==> flow/design.v <==
module reg_mux(in,out,clk,ce,rst);
parameter WIDTH=18;
parameter PIPELINE=0; 
parameter RESET_TYPE="SYNC";  
input[WIDTH-1:0] in;
input clk,ce,rst;
output reg[WIDTH-1:0] out;
generate
	if(PIPELINE && RESET_TYPE=="SYNC") begin
		always @(posedge clk) begin
			if(rst) begin
				out<=0;
			end
			else if(ce) begin
				out<=in;
			end
		end
	end
endgenerate
generate
	if(PIPELINE && RESET_TYPE=="ASYNC") begin
		always @(posedge clk or posedge rst) begin
			if (rst) begin
				out<=0;
			end
			else if (ce) begin
				out<=in;
			end
		end
	end
endgenerate
generate
	if(PIPELINE==0) begin
		always @(*) begin
			out=in;
		end
	end
endgenerate
endmodule
module DSP(A,B,C,D,CARRYIN,M,P,CARRYOUT,CARRYOUTF,CLK,OPMODE,
CEA,CEB,CEC,CED,CECARRYIN,CEM,CEP,CEOPMODE,
RSTA,RSTB,RSTC,RSTD,RSTCARRYIN,RSTM,RSTP,RSTOPMODE,
BCOUT,PCIN,PCOUT);
input[17:0] A, B, D;
input[47:0] C,PCIN;
input[7:0] OPMODE;
input CARRYIN,CLK,CEA,CEB,CEC,CECARRYIN,CED,CEM,CEP,CEOPMODE;
input RSTA,RSTB,RSTC,RSTD,RSTCARRYIN,RSTM,RSTP,RSTOPMODE;
output wire[35:0] M;
output wire[47:0] P,PCOUT;
output wire[17:0] BCOUT;
output CARRYOUT,CARRYOUTF;
parameter A0REG=0;	 
parameter A1REG=1; 
parameter B0REG=0;
parameter B1REG=1;
parameter CREG=1;
parameter DREG=1;
parameter MREG=1;
parameter PREG=1;
parameter CARRYINREG=1;
parameter CARRYOUTREG=1;
parameter OPMODEREG=1;
parameter CARRYINSEL="OPMODE5";  
parameter B_INPUT="DIRECT";  
parameter RSTTYPE="SYNC";   
wire[7:0] OPMODE_REG;
wire[17:0] D_REG;
reg[17:0] B0_IN;
wire[17:0] B0_REG;
reg[17:0] PRE_RESULT;
wire[17:0] B1_IN;
wire[17:0] B1_REG;
wire[17:0] A0_REG;
wire[17:0] A1_REG;
wire[35:0] Product_Result;
wire[35:0] M_REG;
reg[47:0] X_OUT;
reg[47:0] Z_OUT;
wire[48:0] Post_Result;
wire[47:0] C_REG;
reg Carry_IN;  
wire CIN; 
wire Carry_Out_In;
reg_mux #(.WIDTH(18), .PIPELINE(DREG), .RESET_TYPE(RSTTYPE)) DREG_INST(.in(D), .out(D_REG), .clk(CLK), .ce(CED), .rst(RSTD));
reg_mux #(.WIDTH(18), .PIPELINE(B0REG), .RESET_TYPE(RSTTYPE)) B0REG_INST(.in(B0_IN), .out(B0_REG), .clk(CLK), .ce(CEB), .rst(RSTB));
reg_mux #(.WIDTH(18), .PIPELINE(B1REG), .RESET_TYPE(RSTTYPE)) B1REG_INST(.in(B1_IN), .out(B1_REG), .clk(CLK), .ce(CEB), .rst(RSTB));
reg_mux #(.WIDTH(18), .PIPELINE(A0REG), .RESET_TYPE(RSTTYPE)) A0REG_INST(.in(A), .out(A0_REG), .clk(CLK), .ce(CEA), .rst(RSTA));
reg_mux #(.WIDTH(18), .PIPELINE(A1REG), .RESET_TYPE(RSTTYPE)) A1REG_INST(.in(A0_REG), .out(A1_REG), .clk(CLK), .ce(CEA), .rst(RSTA));
reg_mux #(.WIDTH(48), .PIPELINE(CREG), .RESET_TYPE(RSTTYPE)) CREG_INST(.in(C), .out(C_REG), .clk(CLK), .ce(CEC), .rst(RSTC));
reg_mux #(.WIDTH(36), .PIPELINE(MREG), .RESET_TYPE(RSTTYPE)) MREG_INST(.in(Product_Result), .out(M_REG), .clk(CLK), .ce(CEM), .rst(RSTM));
reg_mux #(.WIDTH(1), .PIPELINE(CARRYINREG), .RESET_TYPE(RSTTYPE)) CYIREG_INST(.in(Carry_IN), .out(CIN), .clk(CLK), .ce(CECARRYIN), .rst(RSTCARRYIN));
reg_mux #(.WIDTH(8), .PIPELINE(OPMODEREG), .RESET_TYPE(RSTTYPE)) OPMODEREG_INST(.in(OPMODE), .out(OPMODE_REG), .clk(CLK), .ce(CEOPMODE), .rst(RSTOPMODE));
reg_mux #(.WIDTH(1), .PIPELINE(CARRYOUTREG), .RESET_TYPE(RSTTYPE)) CYOREG_INST(.in(Carry_Out_In), .out(CARRYOUT), .clk(CLK), .ce(CECARRYIN), .rst(RSTCARRYIN));
reg_mux #(.WIDTH(48), .PIPELINE(PREG), .RESET_TYPE(RSTTYPE)) PREG_INST(.in(Post_Result), .out(P), .clk(CLK), .ce(CEP), .rst(RSTP));
always @(*) begin
	case(B_INPUT)
		"DIRECT": B0_IN=B;
		"CASCADE": B0_IN=BCOUT;
		default: B0_IN=0;
	endcase
end
always @(*) begin
	if(OPMODE_REG[6])
		PRE_RESULT= D_REG - B0_REG;	
	else
		PRE_RESULT= D_REG + B0_REG;
end
assign B1_IN=(OPMODE_REG[4])? PRE_RESULT: B0_REG;
assign Product_Result=B1_REG * A1_REG;
assign M=M_REG;
always @(*) begin
	case(CARRYINSEL)
		"CARRYIN": Carry_IN=CARRYIN;
		"OPMODE5": Carry_IN=OPMODE_REG[5];
		default: Carry_IN=0;
	endcase
end
always @(*) begin
	case({ OPMODE_REG[3], OPMODE_REG[2]})
		0: Z_OUT=0;
		1: Z_OUT=PCIN;
		2: Z_OUT=P;
		3: Z_OUT=C_REG;
	endcase
end
always @(*) begin
	case( {OPMODE_REG[1], OPMODE_REG[0]})
		0: X_OUT=0;
		1: X_OUT={ {13{M_REG[35]}} , M_REG[34:0] };  
 		2: X_OUT=P;
		3: X_OUT={D_REG[11:0], A1_REG, B1_REG};    
	endcase
end
assign Post_Result= ( OPMODE_REG[7] )? (Z_OUT-(X_OUT+CIN)) : (Z_OUT+X_OUT+CIN) ;
assign Carry_Out_In=Post_Result[48];
assign BCOUT= B1_REG;
assign CARRYOUTF= CARRYOUT;
assign PCOUT=P;
endmodule
==> flow/run.sh <==
#!/bin/bash
# the make line also repeats each setting of config.mk as NAME=value (left out here)
make -C /OpenROAD-flow-scripts/flow DESIGN_CONFIG=/design/flow/config.mk WORK_HOME=/design/flow/orfs CLKGATE_MAP_FILE= finish
==> flow/config.mk <==
export PLATFORM = sky130hd
export DESIGN_NAME = DSP
export DESIGN_NICKNAME = DSP
export VERILOG_FILES = /design/flow/design.v
export SDC_FILE = /design/flow/constraint.sdc
export NUM_CORES = 4
export LEC_CHECK = 0
export ABC_AREA = 1
export CAP_MARGIN = 15
export CORE_ASPECT_RATIO = 0.98
export CORE_MARGIN = 7
export CORE_UTILIZATION = 55
export CTS_CLUSTER_DIAMETER = 331
export CTS_CLUSTER_SIZE = 75
export GPL_ROUTABILITY_DRIVEN = 0
export MAX_ROUTING_LAYER = met5
export PLACE_DENSITY_LB_ADDON = 0.29
export SETUP_SLACK_MARGIN = 1.26
export SLEW_MARGIN = 20
export TNS_END_PERCENT = 5
==> flow/constraint.sdc <==
create_clock -name core_clock -period 7.37 [get_ports {CLK}]
set_input_delay 1.4740 -clock core_clock [delete_from_list [all_inputs] [get_ports {CLK}]]
set_output_delay 1.4740 -clock core_clock [all_outputs]
set_load 0.01 [all_outputs]
==> summary.txt, run 1 <==
Reports from this run.

- Before antenna repair, the detailed router went through 19 iterations.
- The clock period minus final worst setup slack reads 5.936 ns.
- The most used flip-flop cell is sky130_fd_sc_hd__dfxtp_1.
- The max-slew headroom at the worst pin is 28.60%.
- The maximum level of the CTS H-tree is 4.
- The wire length on met2 reads 51.42 mm.
- Among all stages on the critical path, the largest delay is contributed by sky130_fd_sc_hd__dfxtp_2.
- The flow ran to the end and the layout has no timing, DRC or antenna violations.
- The clock skew after layout reads 0.02137 ns.
- The total of endpoints with negative setup slack in the final report is 0.
- The number of cells on the worst reg-to-reg path reads 21.
- The total number of warnings across the stage logs is 75.
- Of all flip-flops after synthesis, the portion carrying an async set or reset was 0%.
- Per the detail_route report, DRC violations left total 0.
- The wire length of the first global-routing pass is 171.8 mm.
- Timing would allow up to 168.5 MHz.
- The cell depth of the worst setup path reads 21.
- The count of buffer and inverter cells on the critical path reads 5.
- The length of routed wiring on met1 is 41.27 mm.
- The count of cells along the worst hold path is 2.
- The longest incremental delay of any stage on the critical path is reported as about 0.69 ns.
- The sequential cell fraction of total power is 26.0%.
- The highest layer used for signal routing reads met5.
- Per the post-synthesis stats, the area per cell is roughly 6.2 um2.
- The heaviest power group reads combinational logic.
- The core region is 0.05509 mm2.
- 328 I/O pins were placed.
- The floorplan net count is 5675.
- The launch point of the worst min-delay path is recorded as CREG_INST.out[6].
- For flop-to-flop paths, the worst setup slack is 1.43 ns.
- Per the OpenROAD power report, switching power amounts to about 0.0025 W.
- The count of flip-flops with a built-in enable after synthesis reads 0.
- The aggregate routed wire length is 112.8 mm.
- The count of buffers added on input and output ports is 326.
- The area fraction of the largest cell type after synthesis is between 15 and 20%.
- The global routing usage summed across all routing layers is 35.00%.
- The number of buffers added for setup after CTS is 0.
- The final number of hold-violating endpoints reads 0.
- Per the TritonCTS log, the buffer count is 17.
- The via count of the first global-routing pass is 31410.
- The share of the cycle needed by the critical path after routing is 80.55%.
- The destination of the critical timing path reads MREG_INST.out[32].
- Per the CTS log, the buffer count on the longest clock path is 2.
- The xor/xnor share of the synthesized area reads 1.564%.
- The synthesized-area fraction occupied by ao, oa, aoi and oai cells reads 13.60%.
- The synthesized netlist devotes 27.81% of its cell area to adder and majority cells.
- The effective utilization at floorplan is a little under three fifths.
- The tally of max-capacitance violations reads 0.
- The count of clock tree sinks reads 196.
- The critical path goes through buf_4 > nand2_1 > fa_1 > inv_1 > fa_1 > fa_1 > fa_1 > fa_1 > inv_1 > fa_1 > inv_1 > ha_1 > a21oi_1 > o21ai_0 > o21bai_1 > a21oi_1 > nand2_1 > a21oi_1 > o21ai_0 > nand2_1 > inv_1.
- The layout filler cell count reads 5184.
- The number of placement rows reads ~85.
- The cell area that synthesis handed to floorplanning was 0.03080 mm2.
- The power density relative to cell area reads approximately 140 mW/mm2.
- After detailed routing, the number of vias per cell comes to roughly 5.6.
- The cell count after placement reads 5851.
- The leakage power in the latest report is 19.29 nW.
- The maximum ir drop on the vdd rail reads 0.1765 mV.
- Once iteration 0 of detailed routing completed, the report listed 3712 DRC markers.
- The worst setup path startpoint reads B1REG_INST.out[9].
- Entering global routing, the biggest net connects 64 pins.
- The reg-to-reg critical path startpoint is B1REG_INST.out[9].
- The part of the total power dissipated in combinational logic is 54.2%.
- The cell count after synthesis reads 4971.
- The internal power reads ~0.0026 W.
- The clock tree root driver cell reads sky130_fd_sc_hd__clkbuf_16.
- By area the synthesized netlist is led by sky130_fd_sc_hd__nand2_1, sky130_fd_sc_hd__fa_1, sky130_fd_sc_hd__inv_1.
- The type of the worst setup path is reg -> reg.
- The clock network power is a little under 0.001 W.
- The endpoint of the worst register-to-register path is MREG_INST.out[32].
- The synthesis run shows the most used standard cells to be sky130_fd_sc_hd__nand2_1, sky130_fd_sc_hd__inv_1, sky130_fd_sc_hd__a21oi_1, sky130_fd_sc_hd__nor2_1, sky130_fd_sc_hd__ha_1.
- The filler-free cell count of the finished design is about 5900.
- Counting the warning lines in the Yosys log gives 8.
- The sequential logic power reads 0.00130 W.
- The worst endpoint required time is 7.78 ns.
- At the later pin of the worst-skew pair, clock insertion delay measures 0.51 ns.
- Dividing the detail-routed wire length by the instance count gives about 19 um.
- The combinational cell area excluding buffers and inverters is 0.02154 mm2.
- The sink of the worst hold path reads CREG_INST.out[6].
- The met3 routed wirelength is 12.37 mm.
- The count of instantiated cells in the yosys netlist is about 5000.
- On the critical path the data arrives at between 6 and 7 ns.
- The vertical die size is about 250 um.
- The most common cell in the netlist is sky130_fd_sc_hd__nand2_1.
- Setup repair after global routing could not meet its margin everywhere.
- Summed over all combinational cells, the power is 0.00272 W.
- The register bit total from synthesis is 196.
- The detailed-placement wirelength estimate is 93.22 mm.
- The area figure in the yosys stat output is 0.03080 mm2.
- Net switching is 49.07% of the power.
- The dominant combinational cell family by area after synthesis reads adder cells.
- TritonCTS built the clock tree.
- The total die size is 0.06282 mm2.
- The type of the most critical hold path reads reg -> reg.
- The residual antenna-violating net count after detailed routing reads 0.
- In this run, the clock network consumes 19.7% of the power.
- The pin slew with the least headroom to its limit is 1.071 ns.
- The clock-pin transition on the worst setup and hold timing paths reads 0.09 ns.
- In this run, distinct cell masters in the synthesized netlist total 45.
- The fraction of the yosys area taken by sequential cells reads roughly 13%.
- The horizontal die dimension reported for this design is 253.1 um.
- The setup TNS reads 0 ns.
- Summed over all layers, the global routing overflow is 0.
- STA classifies the critical path endpoint as a flop.
- The register area reads 0.003976 mm2.
- The final tally of max-slew violations reads 0.
- Per the synthesis report, the simple-gate share of the synthesized area is a little over a quarter.
- The maximum fanout encountered on the critical timing path is 17.
- The worst setup path is launched from a flop.
- The multiplexer fraction of the synthesized cell area reads 0%.
- The detailed router placed 32730 vias in this run.
- The cell repeated most along the worst path is sky130_fd_sc_hd__fa_1.
- The dominant delay contributor by cell family on the critical path is adder cells.
- The number of buffers inserted for hold repair after clock tree synthesis is 0.
- The cell type with the largest total area after synthesis reads sky130_fd_sc_hd__nand2_1.
- The synthesis-to-finish area growth reads 13.19%.
- The initial antenna violation count is 3.
- After the last flow step, the layout net total stands at between 5000 and 6000.
-- cell type report --
type                    instances  share of cell area [%]
diodes                          1                0.007178
clock buffers                  17                   1.220
clock inverters                15                  0.4701
inverters                    1159                   12.48
multi-input cells            3400                   61.78
flip-flops and latches        196                   11.41
well taps                     739                   2.652
repair buffers                357                   9.984
-- routing by layer --
metal  GRT usage [%]  up-vias
met5               0        -
met4           19.92        2
met3           8.459      452
met2           57.91     1828
met1           41.59    15050
li1                -    15400
-- timing repair --
action                                  4_1_cts  5_1_grt
endpoints found under the setup margin       13       22
pin swaps                                     0        0
hold endpoints to repair                      0        0
gates cloned                                  0        0
resized                                       8       29
-- metrics by stage --
stage	util (%)	worst slack, ns	total power (W)	hold WS [ns]	cell area [um2]
3_5_place_dp	62.10	1.142	0.003939	0.4552	34210
4_1_cts	63.19	1.265	0.004926	0.4649	34810
5_1_grt	63.28	1.202	0.005319	0.4825	34860
6_report	63.28	1.434	0.005012	0.4649	34860
3_3_place_gp	62.10	1.270	0.003895	0.4474	34210
2_1_floorplan	-	2.052	0.002997	0.4378	30800
==> run 2, diff against run 1 <==
- CORE_UTILIZATION: 55 -> 69
- CTS_CLUSTER_DIAMETER: 331 -> 149
- SETUP_SLACK_MARGIN: 1.26 -> 0.67
- TNS_END_PERCENT: 5 -> 45
==> summary.txt, run 2 <==
Reports from this run.

- The endpoint of the worst register-to-register path reads MREG_INST.out[20].
- Counting instances, the worst hold path has a depth of 2.
- The initial antenna violation count is 3.
- The worst endpoint required time reads ~7.8 ns.
- The layout filler cell count is 3394.
- The worst VDD IR drop from the latest analysis is around 0.18 mV.
- In the power breakdown, the biggest contributor is combinational logic.
- The number of buffer cells added on primary ports is 326.
- Summed over all failing endpoints, the final setup total negative slack is 0 ns.
- The length of routed wiring on met1 reads 38.52 mm.
- The I/O pin count is 328.
- The power report shows net switching accounting for 48.73% of the total.
- The slowest library cell on the worst path is sky130_fd_sc_hd__dfxtp_1.
- The effective utilization at floorplan reads 69.96%.
- The multiplexer fraction of the synthesized cell area is 0%.
- In this run the mean area of a mapped cell was around 6.2 um2.
- The iteration-0 DRC count of the detailed router reads 5093.
- The first global-routing pass estimated between 150 and 200 mm of wire.
- The static power due to leakage reads between 15 and 20 nW.
- The final net count reads 5836.
- The met3 routed wirelength reads approximately 16 mm.
- The power density relative to cell area reads between 100 and 150 mW/mm2.
- The clock tree synthesis step divided the H-tree into 4 levels.
- The most frequently used library cell after synthesis is sky130_fd_sc_hd__nand2_1.
- The worst setup path startpoint is B1REG_INST.out[13].
- Of the total synthesized cell area, the portion taken by AND-OR and OR-AND cells is 13.60%.
- The detailed-router iteration count before antenna repair reads 10.
- At the placement stage, the worst setup path has a slack of 1.195 ns.
- The detailed-placement wirelength estimate reads 90.81 mm.
- In this run the cell area of the synthesized design comes to 0.03080 mm2.
- The number of distinct library cell variants in the gate-level netlist after synthesis is 45.
- For reference, simple AND, OR, NAND and NOR cells occupy 26.90% of the area reported after synthesis.
- The type of destination of the critical path reads a flop.
- For the worst min-delay path, the startpoint reported by OpenROAD is CREG_INST.out[4].
- The worst stage delay on the critical path is 1.06 ns.
- Per the OpenROAD power report, switching power amounts to 0.002442 W.
- The CTS tree reads built.
- For reference, the critical path cell chain is nand2_1 > fa_1 > fa_1 > fa_1 > inv_1 > fa_1 > fa_1 > inv_1 > fa_1 > inv_1 > ha_1 > nand2_1 > nor2_1 > inv_1 > o21ai_0 > a31oi_1 > xnor2_1 > o21ai_0 > inv_1.
- The critical path maximum fanout is 21.
- For hold timing, the worst endpoint is CREG_INST.out[4].
- The total global routing overflow reads 0.
- Sorting the synthesized cells by area gives the leading types as sky130_fd_sc_hd__nand2_1, sky130_fd_sc_hd__fa_1, sky130_fd_sc_hd__inv_1.
- Looking at area per cell type in the netlist, the leader is sky130_fd_sc_hd__nand2_1.
- The setup slack on the worst flop-to-flop path is 0.86 ns.
- The timing report gives the clock slew at the launch and capture registers of the worst setup and hold paths as 0.08 ns.
- The count of flip-flops with a built-in enable after synthesis reads 0.
- The worst hold slack is ~0.46 ns.
- Warnings reported by Yosys during synthesis add up to 8.
- The residual antenna-violating net count after detailed routing is 0.
- The area share of fa/ha/maj cells after synthesis is 27.81%.
- The cell depth of the worst setup path is 19.
- The share of the cycle needed by the critical path after routing is between 80% and 90%.
- The average via count per standard cell reads 5.947.
- The number of buffers inserted for hold repair after clock tree synthesis is 0.
- The most used flip-flop cell is sky130_fd_sc_hd__dfxtp_1.
- The clock tree root driver cell is sky130_fd_sc_hd__clkbuf_16.
- The run finished with no timing, DRC or antenna violations.
- The global routing usage summed across all routing layers is 43.47%.
- The total die size reads 0.05075 mm2.
- The x dimension of the die reads 227.4 um.
- The clock network power reads 0.000969 W.
- The final number of hold-violating endpoints reads 0.
- The clock period minus final worst setup slack is approximately 6.5 ns.
- Internal power comes to about 0.0026 W.
- The dominant combinational cell family by area after synthesis is adder cells.
- The number of cells reported by Yosys stat comes to 4971.
- The number of buffers added for setup after CTS is 0.
- The achievable frequency reads 153.7 MHz.
- The final tally of max-slew violations reads 0.
- The cell count after synthesis reads around 5000.
- Measured in cells, the most critical reg-to-reg path has a length of 19.
- The data arrival time of the critical path reads 6.96 ns.
- The worst setup margin is 0.8618 ns.
- The cell repeated most along the worst path is sky130_fd_sc_hd__fa_1.
- The worst pin sits at a relative slew slack of between 20% and 30%.
- The share of power burned in the clock network reads about a fifth.
- The core box area reads 0.04403 mm2.
- The fraction of the core area covered by cells at the end of the flow is a little under 80%.
- The type of the worst setup path is reg -> reg.
- In this run the vertical extent of the chip is 223.2 um.
- For this design, the sink count on the clock tree is 196.
- The proportion of register bits with asynchronous set or reset after synthesis is 0%.
- The floorplan net count reads between 5000 and 6000.
- By count the netlist is led by sky130_fd_sc_hd__nand2_1, sky130_fd_sc_hd__inv_1, sky130_fd_sc_hd__a21oi_1, sky130_fd_sc_hd__nor2_1, sky130_fd_sc_hd__ha_1.
- The fraction of the yosys area taken by sequential cells is 12.74%.
- Together, buffers and inverters on the worst path number 5.
- Combinational logic is responsible for 55.0% of the overall power.
- The number of remaining DRC errors reads 0.
- The transition time recorded at the tightest slew-check pin is 1.116 ns.
- The number of resized instances in the post-cts repair step is 0.
- The synthesis-to-finish area growth reads 12.29%.
- The reg-to-reg critical path startpoint reads B1REG_INST.out[13].
- The type of origin of the critical path is a flop.
- The average wire per standard cell reads 19.76 um.
- The clock buffer count from CTS reads 17.
- After detailed routing, no signal wire sits above met5.
- Entering global routing, the biggest net connects 55 pins.
- The aggregate routed wire length reads between 100 and 150 mm.
- Setup repair after global routing left no endpoint under its margin.
- The total combinational power is 0.00276 W.
- After layout, the setup clock skew is reported as 0.01327 ns.
- Summing the areas of all xor and xnor instances in the mapped netlist gives 1.564% of the synthesized area.
- The register bit total from synthesis reads 196.
- The sequential cell fraction of total power reads 25.7%.
- The number of placement rows reads 76.
- In this run the worst setup path terminates at MREG_INST.out[20].
- In this run the deepest clock path goes through 2 buffers.
- The via count of the first global-routing pass came to 33140.
- The synthesized design devotes to its leading area cell type between 15 and 20% of total area.
- The total of endpoints with negative setup slack in the final report is 0.
- The cell family contributing the most delay on the critical path is adder cells.
- The routed layout has approximately 34000 vias.
- The area figure in the yosys stat output is 0.03080 mm2.
- The clock reaches the later pin of the worst-skew pair after slightly above 0.5 ns.
- The type of the most critical hold path is reg -> reg.
- Sequential cells consume a total of 0.00129 W.
- Across all stage logs, warnings added up to ~74.
- The tally of max-capacitance violations reads 0.
- The wire length on met2 is between 40 and 50 mm.
run 2: cell type report:
cell class / instances / area (um2) / area share (%)
diodes: 1 / 2.502 / 0.007235
well taps: 585 / 732.0 / 2.116
flip-flops and latches: 196 / 3925 / 11.35
clock inverters: 12 / 122.6 / 0.3545
clock buffers: 19 / 432.9 / 1.252
inverters: 1159 / 4350 / 12.58
repair buffers: 358 / 3488 / 10.09
multi-input cells: 3400 / 21530 / 62.26
run 2: per-layer routing:
layer  global-route usage, %  vias to the layer above
li1                        -                    15400
met1                   51.27                    15450
met2                   66.97                     2548
met3                   11.78                      678
met4                   32.74                        2
met5                       0                        -
run 2: per-stage QoR:
step	cell area (um2)	cells	power (W)
6_report	34590	5730	0.005011
5_1_grt	34590	5730	0.005274
4_1_cts	34580	5729	0.004870
3_5_place_dp	34030	5698	0.003918
3_3_place_gp	34030	5698	0.003845
2_1_floorplan	30800	4971	0.002997
==> run 3, diff against run 2 <==
- CAP_MARGIN: 15 -> 20
- CELL_PAD_IN_SITES_DETAIL_PLACEMENT: not set -> 1
- CELL_PAD_IN_SITES_GLOBAL_PLACEMENT: not set -> 1
- CORE_ASPECT_RATIO: 0.98 -> not set
- CORE_MARGIN: 7 -> 8
- CORE_UTILIZATION: 69 -> 40
- CTS_CLUSTER_DIAMETER: 149 -> 24
- CTS_CLUSTER_SIZE: 75 -> 10
- GPL_ROUTABILITY_DRIVEN: 0 -> 1
- MAX_ROUTING_LAYER: met5 -> met4
- PLACE_DENSITY_LB_ADDON: 0.29 -> not set
- SETUP_SLACK_MARGIN: 0.67 -> not set
- SLEW_MARGIN: 20 -> 30
- TNS_END_PERCENT: 45 -> 65
- clock period: 7.37 -> 12.9 ns (I/O delays scaled with it)
==> summary.txt, run 3 <==
Reports from this run.

- The worst stage delay on the critical path is 0.62 ns.
- The fraction of the yosys area taken by sequential cells is 12.74%.
- In this run the worst setup path terminates at MREG_INST.out[22].
- The power report puts the leakage power at 19.42 nW.
- The max-slew headroom at the worst pin is 33.51%.
- The proportion of register bits with asynchronous set or reset after synthesis reads 0%.
- The x dimension of the die is 293.5 um.
- The worst endpoint required time reads 13.40 ns.
- Setup repair after global routing left no endpoint under its margin.
- The total power draw reads 0.003046 W.
- The clock buffer count from CTS reads 17.
- The STA report counts the stages on the worst setup path as 20.
- The number of remaining DRC errors reads 0.
- The sequential cell fraction of total power is between 20% and 30%.
- The clock network consumes a total of about 0.00066 W.
- The I/O pin count is between 300 and 400.
- The floorplan net count is roughly 5700.
- The via count of the first global-routing pass was 34110.
- The die is 293.5 um tall.
- The final number of hold-violating endpoints reads 0.
- The power report shows net switching accounting for 50.93% of the total.
- Looking at the hold checks, the worst path lands on CREG_INST.out[1].
- Sorting the synthesized cells by area gives the leading types as sky130_fd_sc_hd__nand2_1, sky130_fd_sc_hd__fa_1, sky130_fd_sc_hd__inv_1.
- The heaviest power group reads combinational logic.
- The area of all placed cells without fillers is 0.03540 mm2.
- The iteration-0 DRC count of the detailed router is 1881.
- The synthesized-area fraction occupied by ao, oa, aoi and oai cells is 13.60%.
- The detailed-router iteration count before antenna repair reads 6.
- The average wire per standard cell reads 22.93 um.
- The basic-gate share of the synthesized area counting and, or, nand and nor cells is 26.90%.
- The final tally of max-slew violations is 0.
- The number of placement rows is about 100.
- The xor/xnor share of the synthesized area is 1.564%.
- The placement stage leaves a total instance area of approximately 0.035 mm2.
- The number of buffers inserted for hold repair after clock tree synthesis is 0.
- The sequential logic power reads 0.000713 W.
- The total number of warnings across the stage logs is between 70 and 80.
- The register area is slightly below 0.004 mm2.
- The dominant combinational cell family by area after synthesis is adder cells.
- In this run, synthesis inferred 0 flip-flops with an integrated enable.
- The share of the cycle needed by the critical path after routing reads between 40% and 50%.
- For the pin with the worst max-slew slack, the measured transition is 0.9959 ns.
- The number of cells on the worst reg-to-reg path is 20.
- The aggregate routed wire length reads roughly 140 mm.
- The data arrival time of the critical path reads 6.60 ns.
- In the final report, the number of endpoints failing setup comes to 0.
- The maximum level of the CTS H-tree is 4.
- After floorplanning, the core was sized to cover about 0.076 mm2.
- The area share of fa/ha/maj cells after synthesis reads 27.81%.
- The register bit total from synthesis is 196.
- The internal power is 0.001495 W.
- The most used flip-flop cell reads sky130_fd_sc_hd__dfxtp_1.
- Summed over all failing endpoints, the final setup total negative slack is 0 ns.
- The average via count per standard cell is 5.291.
- The type of the worst setup path reads reg -> reg.
- The total die size reads between 0.08 and 0.09 mm2.
- The clock tree root driver cell reads sky130_fd_sc_hd__clkbuf_16.
- Along the worst path, the maximum fanout reaches 14.
- The worst setup path startpoint is A1REG_INST.out[4].
- The clock skew after layout is around 0.019 ns.
- The number of distinct library cell variants in the gate-level netlist after synthesis reads 45.
- For the worst reg-to-reg path, the endpoint reported by OpenROAD is MREG_INST.out[22].
- The number of buffer cells added on primary ports reads 326.
- Once detail routing completed, the nets flagged for antenna violations numbered 0.
- The area share of the leading cell type in the synthesized netlist is 17.93%.
- The slowest library cell on the worst path reads sky130_fd_sc_hd__dfxtp_1.
- TritonCTS built the clock tree.
- The timing report notes that buffer and inverter cells on the critical path total 5.
- At the later pin of the worst-skew pair, clock insertion delay measures about 0.55 ns.
- The global routing usage summed across all routing layers reads between 30 and 40%.
- The most common cell in the netlist reads sky130_fd_sc_hd__nand2_1.
- Counting instances in the post-synthesis netlist gives the leading cell types as sky130_fd_sc_hd__nand2_1, sky130_fd_sc_hd__inv_1, sky130_fd_sc_hd__a21oi_1, sky130_fd_sc_hd__nor2_1, sky130_fd_sc_hd__ha_1.
- The tally of max-capacitance violations is 0.
- The reg-to-reg critical path startpoint is A1REG_INST.out[4].
- The buffer depth of the longest clock path reads 2.
- The cell count after synthesis reads between 4000 and 5000.
- A synthesized cell averages 6.196 um2.
- Checking hold timing, the worst path is listed with class reg -> reg.
- The maximum ir drop on the vdd rail reads 0.1073 mV.
- The share of power burned in the clock network reads between 20% and 30%.
- The count of cells along the worst hold path reads 2.
- The final timing report derives a shortest allowable period of 6.103 ns.
- The combined area of all synthesized cells is between 0.03 and 0.04 mm2.
- The number of resized instances in the post-cts repair step is 0.
- The count of instantiated cells in the yosys netlist is 4971.
- The cell sequence reported for the critical path is buf_4 > nand2_1 > fa_1 > fa_1 > fa_1 > inv_1 > fa_1 > fa_1 > inv_1 > fa_1 > inv_1 > ha_1 > nand2_1 > o21ai_0 > a21oi_1 > o21ai_1 > a21oi_1 > xnor2_1 > o21ai_0 > inv_1.
- Summed over all instances, the cell type with the most area after synthesis is sky130_fd_sc_hd__nand2_1.
- In the post-route analysis, the smallest setup slack over all paths is 6.797 ns.
- The final net count is roughly 6000.
- The count of clock tree sinks reads ~200.
- The number of buffers added for setup after CTS reads 0.
- The multiplexer fraction of the synthesized cell area reads 0%.
- Relative to the synthesized area, the layout overhead comes to 14.92%.
- The start point of the worst min-delay path is CREG_INST.out[1].
- The flow ran to the end and the layout has no timing, DRC or antenna violations.
- In this design, the critical path's most frequently occurring cell is sky130_fd_sc_hd__fa_1.
- The setup slack on the worst flop-to-flop path reads 6.80 ns.
- The initial antenna violation count reads 3.
- The worst setup path is captured at a flop.
- The clock-pin transition on the worst setup and hold timing paths is 0.10 ns.
- The total via count in the routed design reads 32780.
- The final weighted congestion in routability-driven placement reads ~1.0.
- The first global-routing pass estimated 211.5 mm of wire.
- Summed over all nets, the half-perimeter wirelength after detailed placement is roughly 120 mm.
- The effective utilization at floorplan reads 40.49%.
- The part of the total power dissipated in combinational logic is a little under three fifths.
- Recorded from the global router log, the overflow total was 0.
- The power report puts the net switching power at 0.001551 W.
- The post-route utilization of the core is recorded as 46.53%.
- STA classifies the critical path startpoint as a flop.
- The pin count of the biggest net entering global routing reads 56.
- The layout filler cell count is roughly 10000.
- The combinational power reported by the tool is 0.00167 W.
- Per the summary, power density relative to cell area is 86.06 mW/mm2.
- The worst setup slack before clock tree synthesis is 6.569 ns.
- The number of warnings reported in the yosys synthesis log is 8.
- The area figure in the yosys stat output is 0.03080 mm2.
- The combinational cell area excluding buffers and inverters reads 0.02153 mm2.
- For this run, the top clock speed supported by timing is 163.9 MHz.
- Per STA, the worst path accumulates the most delay in the family adder cells.
-- run 3: stage by stage --
stage | std cells | hold slack (ns)
after floorplan | 4971 | 0.4378
after global placement | 6163 | 0.4482
after detailed placement | 6163 | 0.4543
after CTS | 6195 | 0.4694
after global routing | 6196 | 0.4841
final | 6196 | 0.4667
-- run 3: routing by layer --
metal	part of all wire, %	GRT usage, %	vias up	routed length [um]
li1	-	-	15420	-
met1	43	41.27	16210	60950
met5	0	-	-	0
met2	48	56.18	882	68350
met4	4.5	13.92	0	6460
met3	4.5	3.155	270	6334
-- run 3: cell type report --
type / instances / share of cell area, %
Sequential cell: 196 / 11.10
Timing Repair Buffer: 378 / 10.28
Antenna cell: 1 / 0.007070
Tap cell: 1030 / 3.641
Clock buffer: 17 / 1.202
Inverter: 1159 / 12.30
Multi-Input combinational cell: 3400 / 60.83
Clock inverter: 15 / 0.6433
==> run 4, diff against run 3 <==
- CELL_PAD_IN_SITES_DETAIL_PLACEMENT: 1 -> 2
- CELL_PAD_IN_SITES_GLOBAL_PLACEMENT: 1 -> 2
- CORE_MARGIN: 8 -> 9
- CORE_UTILIZATION: 40 -> 62
- CTS_CLUSTER_DIAMETER: 24 -> 371
- CTS_CLUSTER_SIZE: 10 -> 48
- GPL_ROUTABILITY_DRIVEN: 1 -> not set
- GPL_TIMING_DRIVEN: not set -> 0
- HOLD_SLACK_MARGIN: not set -> -0.09
- MIN_ROUTING_LAYER: not set -> met2
- PLACE_DENSITY: not set -> 0.47
- SLEW_MARGIN: 30 -> 20
- TNS_END_PERCENT: 65 -> 60
- clock period: 12.9 -> 8.0 ns (I/O delays scaled with it)
==> summary.txt, run 4 <==
From the run reports.

- In the synthesized netlist the async set-or-reset flop fraction comes to 0%.
- The basic-gate share of the synthesized area counting and, or, nand and nor cells is 26.90%.
- The x dimension of the die reads 240.9 um.
- Synthesis handed over a netlist of 4971 instances.
- The total die size is 0.05803 mm2.
- The area share of fa/ha/maj cells after synthesis is between 20 and 30%.
- The vertical die size is 240.9 um.
- The synthesis report names the predominant flop master as sky130_fd_sc_hd__dfxtp_1.
- Yosys reports that the most numerous cell types are sky130_fd_sc_hd__nand2_1, sky130_fd_sc_hd__inv_1, sky130_fd_sc_hd__a21oi_1, sky130_fd_sc_hd__nor2_1, sky130_fd_sc_hd__ha_1.
- The last flow stage reached is 3_1_place_gp_skip_io.
- The first error in the log reads "[ERROR GPL-0301] Utilization 128.357 % exceeds 100%".
- The combined area of all synthesized cells reads 0.03080 mm2.
- Sorting the synthesized cells by area gives the leading types as sky130_fd_sc_hd__nand2_1, sky130_fd_sc_hd__fa_1, sky130_fd_sc_hd__inv_1.
- The area figure in the yosys stat output is 0.03080 mm2.
- At floorplan, the net count of the design was reported as about 5700.
- In this run the mean area of a mapped cell was 6.196 um2.
- The area share of the leading cell type in the synthesized netlist reads 17.93%.
- The fraction of the yosys area taken by sequential cells is 12.74%.
- The count of flip-flops with a built-in enable after synthesis reads 0.
- The number of warnings reported in the yosys synthesis log is 8.
- Per the synthesis report, the dominant area consumer among library cells is sky130_fd_sc_hd__nand2_1.
- The number of placement rows is 81.
- The multiplexer fraction of the synthesized cell area is 0%.
- The register bit total from synthesis is 196.
- The synthesized-area fraction occupied by ao, oa, aoi and oai cells is 13.60%.
- At the floorplan stage, the core utilization is reported as 62.79%.
- According to the floorplan report, the placeable core area is 0.04905 mm2.
- The most common cell in the netlist reads sky130_fd_sc_hd__nand2_1.
- For reference, XOR and XNOR gates occupy roughly 1.6% of the area reported after synthesis.
- The number of distinct library cell variants in the gate-level netlist after synthesis reads 45.
- The run stopped with a tool error.
- The dominant combinational cell family by area after synthesis reads adder cells.
- The count of instantiated cells in the yosys netlist is ~5000.
==> run 5, diff against run 4 <==
- ABC_AREA: 1 -> not set
- CELL_PAD_IN_SITES_DETAIL_PLACEMENT: 2 -> not set
- CELL_PAD_IN_SITES_GLOBAL_PLACEMENT: 2 -> not set
- CORE_UTILIZATION: 62 -> 40
- CTS_CLUSTER_DIAMETER: 371 -> not set
- CTS_CLUSTER_SIZE: 48 -> not set
- GPL_TIMING_DRIVEN: 0 -> not set
- HOLD_SLACK_MARGIN: -0.09 -> not set
- MAX_ROUTING_LAYER: met4 -> not set
- MIN_ROUTING_LAYER: met2 -> not set
- PLACE_DENSITY: 0.47 -> not set
- PLACE_DENSITY_LB_ADDON: not set -> 0.05
==> summary.txt, run 5 <==
Reports from this run.

- The part of the total power dissipated in combinational logic is 52.2%.
- The area figure in the yosys stat output is ~0.028 mm2.
- Setup repair after global routing left no endpoint under its margin.
- The count of clock tree sinks reads between 150 and 200.
- The share of total power dissipated in the clock network is between 20% and 30%.
- Per the placement report, the placed cell count is 4400.
- The synthesized-area fraction occupied by ao, oa, aoi and oai cells is around 16%.
- The floorplan step set the die height to approximately 280 um.
- The global routing usage summed across all routing layers reads 24.50%.
- The cell type with the largest total area after synthesis is sky130_fd_sc_hd__fa_1.
- At floorplan, the net count of the design was reported as 4078.
- The clock skew after layout reads 0.01479 ns.
- Per the OpenROAD floorplan log, the area of the core is 0.06775 mm2.
- The tally of max-capacitance violations is 0.
- The initial antenna violation count is 2.
- After detailed routing, the number of remaining DRC violations is 0.
- At the pin with the least slew margin, the transition time is between 1 and 1.5 ns.
- The average cell area after synthesis is 8.178 um2.
- For reference, the top cells by area after synthesis are sky130_fd_sc_hd__fa_1, sky130_fd_sc_hd__dfxtp_1, sky130_fd_sc_hd__ha_1.
- Per the timing report, the most critical flop-to-flop path originates at B1REG_INST.out[4].
- The total combinational power reads roughly 0.0024 W.
- The dominant combinational cell family by area after synthesis reads adder cells.
- The internal power reads 0.002500 W.
- The maximum ir drop on the vdd rail is between 0.1 and 0.15 mV.
- The count of buffer and inverter cells on the critical path reads 4.
- The I/O pin count is between 300 and 400.
- The filler-free cell count of the finished design reads 4432.
- The maximum fanout encountered on the critical timing path is 16.
- TritonCTS built the clock tree.
- The total of endpoints with negative setup slack in the final report is 0.
- The die covers 0.07876 mm2.
- The cell area that synthesis handed to floorplanning was 0.02759 mm2.
- The worst setup path startpoint reads B1REG_INST.out[4].
- The register bit total from synthesis is 196.
- The total via count in the routed design is 24300.
- The count of instantiated cells in the yosys netlist is 3374.
- The number of buffer cells added on primary ports reads 326.
- The buffer depth of the longest clock path reads 2.
- For this run, the post-layout net count is approximately 4300.
- The xor/xnor share of the synthesized area is about 4%.
- Following the worst setup path forward leads to its endpoint at MREG_INST.out[33].
- Of all power groups, the one with the highest power is combinational logic.
- The number of buffers inserted for hold repair after clock tree synthesis is 0.
- The switching power summed over all nets reads around 0.0020 W.
- The area share of the leading cell type in the synthesized netlist is 18.94%.
- On the worst setup and hold paths after CTS, the clock-pin slew comes to 0.09 ns.
- The fraction of the core area covered by cells at the end of the flow reads between 40% and 50%.
- The aggregate routed wire length is 97.54 mm.
- The cell count after synthesis is about 3400.
- Per the skew report, the later register of the worst-skew pair sees a clock latency of 0.52 ns.
- The required time at the worst endpoint is listed as 8.40 ns.
- The x dimension of the die is around 280 um.
- The clock buffer count from CTS reads 17.
- In this run, the number of DRC markers left after iteration 0 of detailed routing was 1566.
- The residual antenna-violating net count after detailed routing reads 0.
- The number of buffers added for setup after CTS reads 0.
- The most used flip-flop cell is sky130_fd_sc_hd__dfxtp_1.
- The sink of the worst hold path is CREG_INST.out[3].
- The clock network power is between 0.0009 and 0.001 W.
- The worst setup slack before clock tree synthesis is 0.9291 ns.
- The area of all placed cells without fillers is 0.03195 mm2.
- In the final report, the number of pins over their slew limit comes to 0.
- The achievable frequency is 139.4 MHz.
- In the hold timing report, the worst path depth is 2.
- The static power due to leakage reads approximately 15 nW.
- The share of the Yosys chip area taken by registers is between 10% and 20%.
- The run finished with no timing, DRC or antenna violations.
- The cell-mix breakdown from Yosys lists the simple-gate area share as approximately 16%.
- The placed instance area reads 0.03137 mm2.
- The detailed-router iteration count before antenna repair reads 6.
- The placement summary gives the final routability congestion estimate as ~0.94.
- Summing all multiplexer cells gives an area fraction of 8.398%.
- The average via count per standard cell reads between 5 and 6.
- The synthesis run shows the most used standard cells to be sky130_fd_sc_hd__inv_1, sky130_fd_sc_hd__nand2_1, sky130_fd_sc_hd__nor2_1, sky130_fd_sc_hd__ha_1, sky130_fd_sc_hd__fa_1.
- The setup slack on the worst flop-to-flop path reads 0.83 ns.
- Before placement the cells fill 40.73% of the core.
- The count of flip-flops with a built-in enable after synthesis reads 0.
- The type of the worst setup path is reg -> reg.
- For this run the top cell type by instance count after synthesis was sky130_fd_sc_hd__inv_1.
- The final number of hold-violating endpoints is 0.
- The number of placement rows is roughly 95.
- The cell depth of the worst setup path is 22.
- The average wire per standard cell reads 22.01 um.
- The dominant delay contributor by cell family on the critical path is adder cells.
- The type of origin of the critical path reads a flop.
- The cell repeated most along the worst path reads sky130_fd_sc_hd__fa_1.
- The type of destination of the critical path reads a flop.
- Counting the warning lines in the Yosys log gives 8.
- The report lists the number of cells resized after CTS as 0.
- The area share of fa/ha/maj cells after synthesis reads 31.04%.
- The number of distinct library cell variants in the gate-level netlist after synthesis is ~80.
- The pin count of the biggest net entering global routing reads 64.
- The total number of warnings across the stage logs reads 74.
- The routed design could run at a clock period as short as 7.172 ns.
- For this run, the slowest stage of the critical path takes 0.94 ns.
- The via count of the first global-routing pass reads 24870.
- The clock tree root driver cell is sky130_fd_sc_hd__clkbuf_16.
- For reference, the critical path cell chain is buf_4 > nand2_1 > fa_1 > inv_1 > fa_1 > fa_1 > fa_1 > fa_1 > inv_1 > fa_1 > inv_1 > ha_1 > a21oi_1 > o21bai_1 > a21oi_1 > o21ai_0 > or3_1 > o211a_1 > or2_2 > a211oi_1 > nor4_1 > nand3b_1.
- The first global-routing pass estimated 149.8 mm of wire.
- The setup TNS reads 0 ns.
- For this run, the script counts the antenna cells in the layout as 0.
- The power density relative to cell area is 141.2 mW/mm2.
- Setup slack on the critical path of the routed design comes to 0.8279 ns.
- The H-tree was split into 4 levels.
- Dividing the final minimum period by the clock period gives 89.65%.
- The proportion of register bits with asynchronous set or reset after synthesis reads 0%.
- The worst-case max-slew headroom was logged as approximately 25%.
- Data on the critical path arrives at its endpoint at 7.57 ns.
- The sequential logic power is 0.00123 W.
- The synthesis-to-finish area growth reads 15.80%.
- The sequential cell fraction of total power is 27.2%.
- The switching share of power is 44.59%.
- The detailed-placement wirelength estimate reads 78.02 mm.
- The endpoint of the worst register-to-register path reads MREG_INST.out[33].
- The timing report shows that the slowest cell on the worst path is sky130_fd_sc_hd__dfxtp_1.
- The type of the most critical hold path is reg -> reg.
- The layout filler cell count is 6702.
- Recorded from the global router log, the overflow total was 0.
- The number of cells on the worst reg-to-reg path is 22.
- The start point of the worst min-delay path is CREG_INST.out[3].
run 5: metal layers:
layer / track usage (%) / part of all wire (%)
met5: 0 / 0
met4: 6.954 / 2.4
met3: 2.845 / 5.1
met2: 41.29 / 48
met1: 32.70 / 45
run 5: final cells by class:
type / instances / area (um2) / share of cell area [%]
multi-input cells: 2477 / 20870 / 65.32
inverters: 459 / 1723 / 5.392
well taps: 873 / 1092 / 3.418
clock buffers: 18 / 429.2 / 1.343
clock inverters: 14 / 161.4 / 0.5051
repair buffers: 395 / 3746 / 11.72
flip-flops and latches: 196 / 3930 / 12.30
run 5: per-stage QoR:
step	total power, W	hold slack, ns
floorplan	0.002727	0.4544
global placement	0.003562	0.4667
detailed placement	0.003575	0.4812
CTS	0.004547	0.5022
global route	0.004823	0.5202
finish	0.004511	0.4961
==> run 6, diff against run 5 <==
- CELL_PAD_IN_SITES_DETAIL_PLACEMENT: not set -> 1
- CORE_MARGIN: 9 -> 8
- CTS_CLUSTER_DIAMETER: not set -> 29
- CTS_CLUSTER_SIZE: not set -> 17
- GPL_ROUTABILITY_DRIVEN: not set -> 0
- MAX_ROUTING_LAYER: not set -> met4
- PLACE_DENSITY_LB_ADDON: 0.05 -> 0.03
- SLEW_MARGIN: 20 -> 30
- TNS_END_PERCENT: 60 -> 65
- clock period: 8.0 -> 12.9 ns (I/O delays scaled with it)
==> summary.txt, run 6 <==
Reports from this run.

- The number of cells on the worst reg-to-reg path is 22.
- In the floorplan report the effective utilization is about 40%.
- Yosys reports a chip area of 0.02759 mm2.
- The most used flip-flop cell is sky130_fd_sc_hd__dfxtp_1.
- The number of placement rows reads 96.
- The number of nets handed over by synthesis was 4078.
- The internal portion of the total power is 0.001601 W.
- The final number of hold-violating endpoints reads 0.
- Per report_power, the Combinational row totals 0.00150 W.
- The maximum level of the CTS H-tree is 4.
- The Yosys step of the flow raised 8 warnings.
- The number of remaining DRC errors is 0.
- The count of cells along the worst hold path reads 2.
- The cell type with the largest total area after synthesis is sky130_fd_sc_hd__fa_1.
- For this run the detailed placement stage logged an HPWL of 79.24 mm.
- The buffer depth of the longest clock path reads 2.
- The heaviest power group reads combinational logic.
- The sequential power reported by the tool is ~0.00073 W.
- The vertical die size reads 278.7 um.
- The layout filler cell count reads 8142.
- The residual antenna-violating net count after detailed routing reads 0.
- The synthesis-to-finish area growth reads 15.45%.
- The via count of the first global-routing pass is 27050.
- The global routing usage summed across all routing layers reads 26.75%.
- The pin slew with the least headroom to its limit is 0.9870 ns.
- The xor/xnor share of the synthesized area reads 3.999%.
- For the final routed database, the setup TNS stands at 0 ns.
- In the CTS report, the clock slew at the register clock pins of the worst setup and hold paths is listed as 0.08 ns.
- The clock tree root driver cell reads sky130_fd_sc_hd__clkbuf_16.
- The flow reports power dissipated in the clock network as 0.000620 W.
- The I/O pin count reads 328.
- The part of the total power dissipated in combinational logic reads 52.6%.
- The cell area that synthesis handed to floorplanning was approximately 0.028 mm2.
- The most common cell in the netlist reads sky130_fd_sc_hd__inv_1.
- Setup repair after global routing left no endpoint under its margin.
- After synthesis, the largest area contributor takes up a little under a fifth of total cell area.
- Counting both buffers and inverters, the worst setup path holds a total of 4.
- The cell count after synthesis reads 3374.
- In the post-synthesis netlist, the biggest area contributors are sky130_fd_sc_hd__fa_1, sky130_fd_sc_hd__dfxtp_1, sky130_fd_sc_hd__ha_1.
- The number of buffers added for setup after CTS reads 0.
- Per the post-synthesis stats, the area per cell is 8.178 um2.
- The x dimension of the die reads 278.7 um.
- The worst setup path is launched from a flop.
- Summed over all nets, the switching power comes to 0.001245 W.
- The fraction of the yosys area taken by sequential cells reads between 10 and 15%.
- The worst-case reg-to-reg setup slack stands at approximately 5.3 ns.
- The count of instantiated cells in the yosys netlist reads 3374.
- For reference, compound AND-OR and OR-AND cells occupy 15.68% of the area reported after synthesis.
- The cell depth of the worst setup path is 22.
- The final tally of max-slew violations reads 0.
- In this run the VDD rail shows a maximum IR drop of a little under 0.08 mV.
- The clock skew after layout is 0.01874 ns.
- The dominant delay contributor by cell family on the critical path reads adder cells.
- CTS added clock buffers totalling 17.
- The final net count reads 4230.
- Timing would allow up to 131.4 MHz.
- After synthesis, the share of cell area in mux cells is 8.398%.
- The max-slew headroom at the worst pin is 34.11%.
- The total via count in the routed design is between 20000 and 25000.
- The count of clock tree sinks is 196.
- The initial antenna violation count is 3.
- The core box area reads 0.06847 mm2.
- The worst stage delay on the critical path is ~0.97 ns.
- The aggregate routed wire length is ~100 mm.
- The share of total power dissipated in the clock network is 21.8%.
- The total of endpoints with negative setup slack in the final report reads 0.
- The average via count per standard cell reads approximately 5.6.
- Per STA, the startpoint of the critical path is A1REG_INST.out[8].
- The tally of max-capacitance violations reads 0.
- The maximum fanout encountered on the critical timing path reads 20.
- Yosys reported that registers with async set or reset make up 0%.
- The sink of the worst hold path is B1REG_INST.out[4].
- The average wire per standard cell reads ~23 um.
- The number of resized instances in the post-cts repair step is 0.
- The type of the worst setup path reads reg -> reg.
- The post-synth count of flops with an enable pin is 0.
- The register bit total from synthesis is roughly 200.
- The clock period minus final worst setup slack is 7.609 ns.
- The flow reported a cell area power density of 89.32 mW/mm2.
- The number of distinct library cell variants in the gate-level netlist after synthesis reads 80.
- The synthesis run shows the most used standard cells to be sky130_fd_sc_hd__inv_1, sky130_fd_sc_hd__nand2_1, sky130_fd_sc_hd__nor2_1, sky130_fd_sc_hd__ha_1, sky130_fd_sc_hd__fa_1.
- The share of total power dissipated in sequential elements is roughly 26%.
- In this design, the critical path's most frequently occurring cell is sky130_fd_sc_hd__fa_1.
- The critical path's slowest stage uses the library cell sky130_fd_sc_hd__dfxtp_1.
- The clock insertion delay at the later pin of the skew report reads 0.51 ns.
- The basic-gate share of the synthesized area counting and, or, nand and nor cells is between 10% and 20%.
- The number of buffers inserted for hold repair after clock tree synthesis reads 0.
- Entering global routing, the biggest net connects 64 pins.
- At the worst endpoint, the arrival time is 7.97 ns.
- The share of the cycle needed by the critical path after routing reads about 59%.
- The dominant combinational cell family by area after synthesis is adder cells.
- The run finished with no timing, DRC or antenna violations.
- The first routing iteration left ~1500 violations.
- For reference, the critical path cell chain is and2_1 > fa_1 > inv_1 > fa_1 > fa_1 > inv_1 > fa_1 > fa_1 > inv_1 > fa_1 > inv_1 > ha_1 > a21o_1 > a21o_1 > a21oi_1 > o22ai_1 > a211oi_1 > o21ai_0 > a211oi_1 > o21ai_0 > xnor2_1 > o22ai_1.
- STA classifies the critical path endpoint as a flop.
- The first global-routing pass estimated ~160 mm of wire.
- The total number of warnings across the stage logs reads 74.
- The total global routing overflow is 0.
- The destination of the critical timing path reads MREG_INST.out[34].
- Looking at the reg2reg group, the worst path ends at MREG_INST.out[34].
- The static power due to leakage is 15.07 nW.
- As logged by OpenROAD, the buffers inserted on ports number approximately 330.
- The reg-to-reg critical path startpoint is A1REG_INST.out[8].
- Net switching is 43.74% of the power.
- In this run, the synthesized area fraction spent on adder and majority cells is recorded as 31.04%.
- The total die size reads between 0.07 and 0.08 mm2.
- The detailed-router iteration count before antenna repair is 5.
- TritonCTS built the clock tree.
- The start point of the worst min-delay path reads B1REG_INST.out[4].
- The type of the most critical hold path is reg -> reg.
- Once layout is complete, the utilization of the core stands at 46.53%.
- The worst endpoint required time is around 13 ns.
==> run 6: per-layer routing <==
layer | share of wire [%] | vias up | track usage [%] | wire length [um]
met5 | 0 | - | - | 0
met4 | 2.6 | 0 | 7.567 | 2648
met3 | 4.4 | 139 | 3.214 | 4536
met2 | 49 | 607 | 45.56 | 49950
met1 | 44 | 12550 | 33.34 | 45190
li1 | - | 11420 | - | -
==> run 6: through the flow <==
step                instance area, um2  std cells  setup WS [ns]  hold slack [ns]  total power, W
floorplan                        27590       3374          6.599           0.4544        0.001691
global placement                 31230       4389          5.458           0.4676        0.002180
detailed placement               31230       4389          5.300           0.4803        0.002221
CTS                              31850       4421          5.262           0.4990        0.002861
global route                     31860       4423          4.995           0.5165        0.003029
finish                           31860       4424          5.291           0.4939        0.002846
==> run 6: layout make-up <==
cell class	count	area, um2	share of cell area (%)
Multi-Input combinational cell	2477	20870	65.52
Sequential cell	196	3930	12.34
Timing Repair Buffer	375	3593	11.28
Inverter	459	1723	5.408
Tap cell	882	1104	3.464
Clock buffer	18	439.2	1.379
Clock inverter	14	188.9	0.5930
Antenna cell	3	7.507	0.02356
==> run 7, diff against run 6 <==
- CELL_PAD_IN_SITES_DETAIL_PLACEMENT: 1 -> not set
- CORE_MARGIN: 8 -> 2
- CORE_UTILIZATION: 40 -> 44
- CTS_CLUSTER_DIAMETER: 29 -> not set
- CTS_CLUSTER_SIZE: 17 -> not set
- GPL_ROUTABILITY_DRIVEN: 0 -> not set
- MAX_ROUTING_LAYER: met4 -> not set
- PLACE_DENSITY: not set -> 0.6
- PLACE_DENSITY_LB_ADDON: 0.03 -> not set
- SLEW_MARGIN: 30 -> 20
- TNS_END_PERCENT: 65 -> not set
- clock period: 12.9 -> 5.39 ns (I/O delays scaled with it)
==> summary.txt, run 7 <==
Reports from this run.

- The initial antenna violation count reads 3.
- The count of buffer and inverter cells on the critical path reads 5.
- The number of remaining DRC errors is 0.
- The routed layout has between 20000 and 30000 vias.
- The xor/xnor share of the synthesized area is 3.999%.
- The pin count of the biggest net entering global routing reads 62.
- The number of warnings reported in the yosys synthesis log is 8.
- The type of destination of the critical path reads a flop.
- Across all setup checks in the final design, the least slack found is -0.5950 ns.
- The number of buffers inserted for hold repair after clock tree synthesis reads 0.
- Setup repair after global routing could not meet its margin everywhere.
- The basic-gate share of the synthesized area counting and, or, nand and nor cells reads between 15 and 20%.
- The number of placement rows is 91.
- In the final report, the number of pins over their slew limit comes to 0.
- The endpoint of the worst register-to-register path is MREG_INST.out[33].
- The multiplexer fraction of the synthesized cell area is 8.398%.
- The data arrival time of the critical path is 6.38 ns.
- The area taken by sequential standard cells is reported as around 0.0040 mm2.
- Post-synth the commonest register cell is sky130_fd_sc_hd__dfxtp_1.
- The global routing usage summed across all routing layers is 29.53%.
- The script extracted a net switching power of 0.003033 W.
- For the clock group, total power comes out at 0.00142 W.
- Traced cell by cell, the critical path runs through buf_6 > buf_6 > and2_4 > fa_1 > fa_1 > fa_1 > fa_1 > fa_1 > inv_2 > fa_1 > inv_2 > ha_4 > buf_6 > o21a_1 > o211ai_1 > o21ai_2 > or3_4 > o211a_1 > or2_4 > a211oi_2 > nor4_1 > nand3b_1.
- The number of cells on the worst hold path is listed as 2.
- The CTS tree is built.
- In this run, flip-flops and latches consume 25.0% of the power.
- The count of clock tree sinks is 196.
- The part of the total power dissipated in combinational logic reads a little under three fifths.
- Dividing the synthesized area by the synthesized cell count gives around 8 um2.
- The total number of warnings across the stage logs reads approximately 77.
- The cell repeated most along the worst path reads sky130_fd_sc_hd__fa_1.
- The worst-case max-slew headroom was logged as 31.43%.
- The share of power burned in the clock network reads 19.7%.
- The total combinational power reads 0.00398 W.
- The clock period minus final worst setup slack reads 5.985 ns.
- The filler-free cell count of the finished design reads 4604.
- The internal portion of the total power is 0.004155 W.
- In this run the vertical extent of the chip is 254.4 um.
- The worst setup path startpoint reads B1REG_INST.out[6].
- The number of cells on the worst reg-to-reg path is 22.
- The detailed-router iteration count before antenna repair reads 5.
- The leakage power in the latest report is 16.32 nW.
- The count of flip-flops with a built-in enable after synthesis reads 0.
- The fraction of the yosys area taken by sequential cells reads 14.22%.
- Pin placement for this block handled roughly 330 I/O pins.
- The worst hold path belongs to the class reg -> reg.
- The setup slack on the worst flop-to-flop path reads -0.60 ns.
- The most common cell in the netlist is sky130_fd_sc_hd__inv_1.
- The proportion of register bits with asynchronous set or reset after synthesis reads 0%.
- The clock skew after layout is between 0.015 and 0.02 ns.
- The via count of the first global-routing pass was between 20000 and 30000.
- The number of distinct library cell variants in the gate-level netlist after synthesis reads roughly 80.
- The sink of the worst hold path is CREG_INST.out[40].
- The total global routing overflow is 0.
- The cell-mix breakdown from Yosys lists the compound-gate area share as 15.68%.
- The pin slew with the least headroom to its limit is 1.029 ns.
- The combinational cell area excluding buffers and inverters is 0.02134 mm2.
- The area figure in the yosys stat output reads 0.02759 mm2.
- The tally of max-capacitance violations is 0.
- The dominant combinational cell family by area after synthesis is adder cells.
- Per the final timing report, the hold violations number 0.
- In this run the full chip footprint comes out at around 0.065 mm2.
- The effective utilization at floorplan reads 44.63%.
- RePlAce ended its routability-driven mode at a weighted congestion of ~0.94.
- The destination of the critical timing path is MREG_INST.out[33].
- The wire length of the first global-routing pass is 146.5 mm.
- The synthesis-to-finish area growth is 24.09%.
- The achievable frequency reads ~170 MHz.
- Of all cell types, the one taking the most synthesized area is sky130_fd_sc_hd__fa_1.
- In this run the worst path has a maximum fanout of 4.
- STA classifies the critical path startpoint as a flop.
- The average via count per standard cell is 5.473.
- The floorplan net count is 4078.
- The flow ran to the end, but the layout failed its checks.
- In this run, the synthesized area fraction spent on adder and majority cells is recorded as 31.04%.
- The x dimension of the die is around 250 um.
- The combined area of all synthesized cells is 0.02759 mm2.
- The cell count after synthesis is around 3400.
- The register bit total from synthesis reads 196.
- The cell depth of the worst setup path is 22.
- The type of the worst setup path reads reg -> reg.
- The buffer depth of the longest clock path reads 2.
- CTS placed an instance of sky130_fd_sc_hd__clkbuf_16 at the clock tree root.
- The number of buffer cells added on primary ports is 326.
- The share of the cycle needed by the critical path after routing is 111.0%.
- The commonest cells after synthesis are sky130_fd_sc_hd__inv_1, sky130_fd_sc_hd__nand2_1, sky130_fd_sc_hd__nor2_1, sky130_fd_sc_hd__ha_1, sky130_fd_sc_hd__fa_1.
- The average wire per standard cell reads 20.65 um.
- The worst endpoint required time is around 5.8 ns.
- The flow reports power dissipated in sequential cells as ~0.0018 W.
- The cell family contributing the most delay on the critical path is adder cells.
- At the end of the flow the core is filled with cells to 55.38%.
- The count of instantiated cells in the yosys netlist is 3374.
- The worst stage delay on the critical path is around 0.57 ns.
- The worst setup slack before clock tree synthesis is -0.8098 ns.
- The clock-pin transition on the worst setup and hold timing paths is 0.08 ns.
- The clock insertion delay at the later pin of the skew report is approximately 0.52 ns.
- The total of endpoints with negative setup slack in the final report is 21.
- The core box area is 0.06183 mm2.
- The clock buffer count from CTS is 17.
- The start point of the worst min-delay path reads CREG_INST.out[40].
- The cell count after placement is 4534.
- The reg-to-reg critical path startpoint is B1REG_INST.out[6].
- The maximum ir drop on the vdd rail reads 0.2581 mV.
- The area share of the leading cell type in the synthesized netlist reads between 10% and 20%.
- The final net count reads 4458.
- The slowest library cell on the worst path is sky130_fd_sc_hd__fa_1.
- The reasons given for failing layout checks are setup timing.
- The detailed router finished its first iteration with 1556 violations.
- Per the detailed-route log, wirelength across all metal layers totals between 90 and 100 mm.
- Per the summary, power density relative to cell area is 209.9 mW/mm2.
- By area the synthesized netlist is led by sky130_fd_sc_hd__fa_1, sky130_fd_sc_hd__dfxtp_1, sky130_fd_sc_hd__ha_1.
- The maximum level of the CTS H-tree reads 4.
- The residual antenna-violating net count after detailed routing is 0.
- The heaviest power group is combinational logic.
- The switching share of power is 42.19%.
- Fill cells in the final layout number 5856.
- The detailed-placement wirelength estimate reads between 70 and 80 mm.
[run 7: repair_timing]
item,CTS,global route
setup endpoints to repair,22,24
buffers inserted,29,14
pin swaps,49,41
gates resized,101,69
[run 7: layout make-up]
| class | count | area share, % |
|---|---|---|
| Clock inverter | 13 | 0.4896 |
| Multi-Input combinational cell | 2477 | 62.33 |
| Clock buffer | 18 | 1.253 |
| Antenna cell | 1 | 0.007308 |
| Tap cell | 837 | 3.058 |
| Timing Repair Buffer | 603 | 16.07 |
| Inverter | 459 | 5.032 |
| Sequential cell | 196 | 11.76 |
[run 7: layer usage]
layer  global-route usage, %  part of all wire, %  vias to the layer above
li1                        -                    -                    11880
met1                   38.25                   43                    12360
met2                   48.87                   46                      807
met3                   5.123                  6.8                      153
met4                   11.78                  3.7                        2
met5                       0               0.0084                        -
[run 7: through the flow]
stage / setup TNS (ns) / hold slack [ns] / area (um2) / total power [W]
detailed placement: -11.38 / 0.4772 / 32800 / 0.005576
global route: -11.62 / 0.5093 / 34240 / 0.007680
finish: -6.614 / 0.4958 / 34240 / 0.007188
floorplan: -3.018 / 0.4544 / 28050 / 0.004132
global placement: -9.671 / 0.4664 / 32800 / 0.005532
CTS: -5.081 / 0.4979 / 33920 / 0.007128
No activity file was given, so power comes from the tool's default toggle rates.
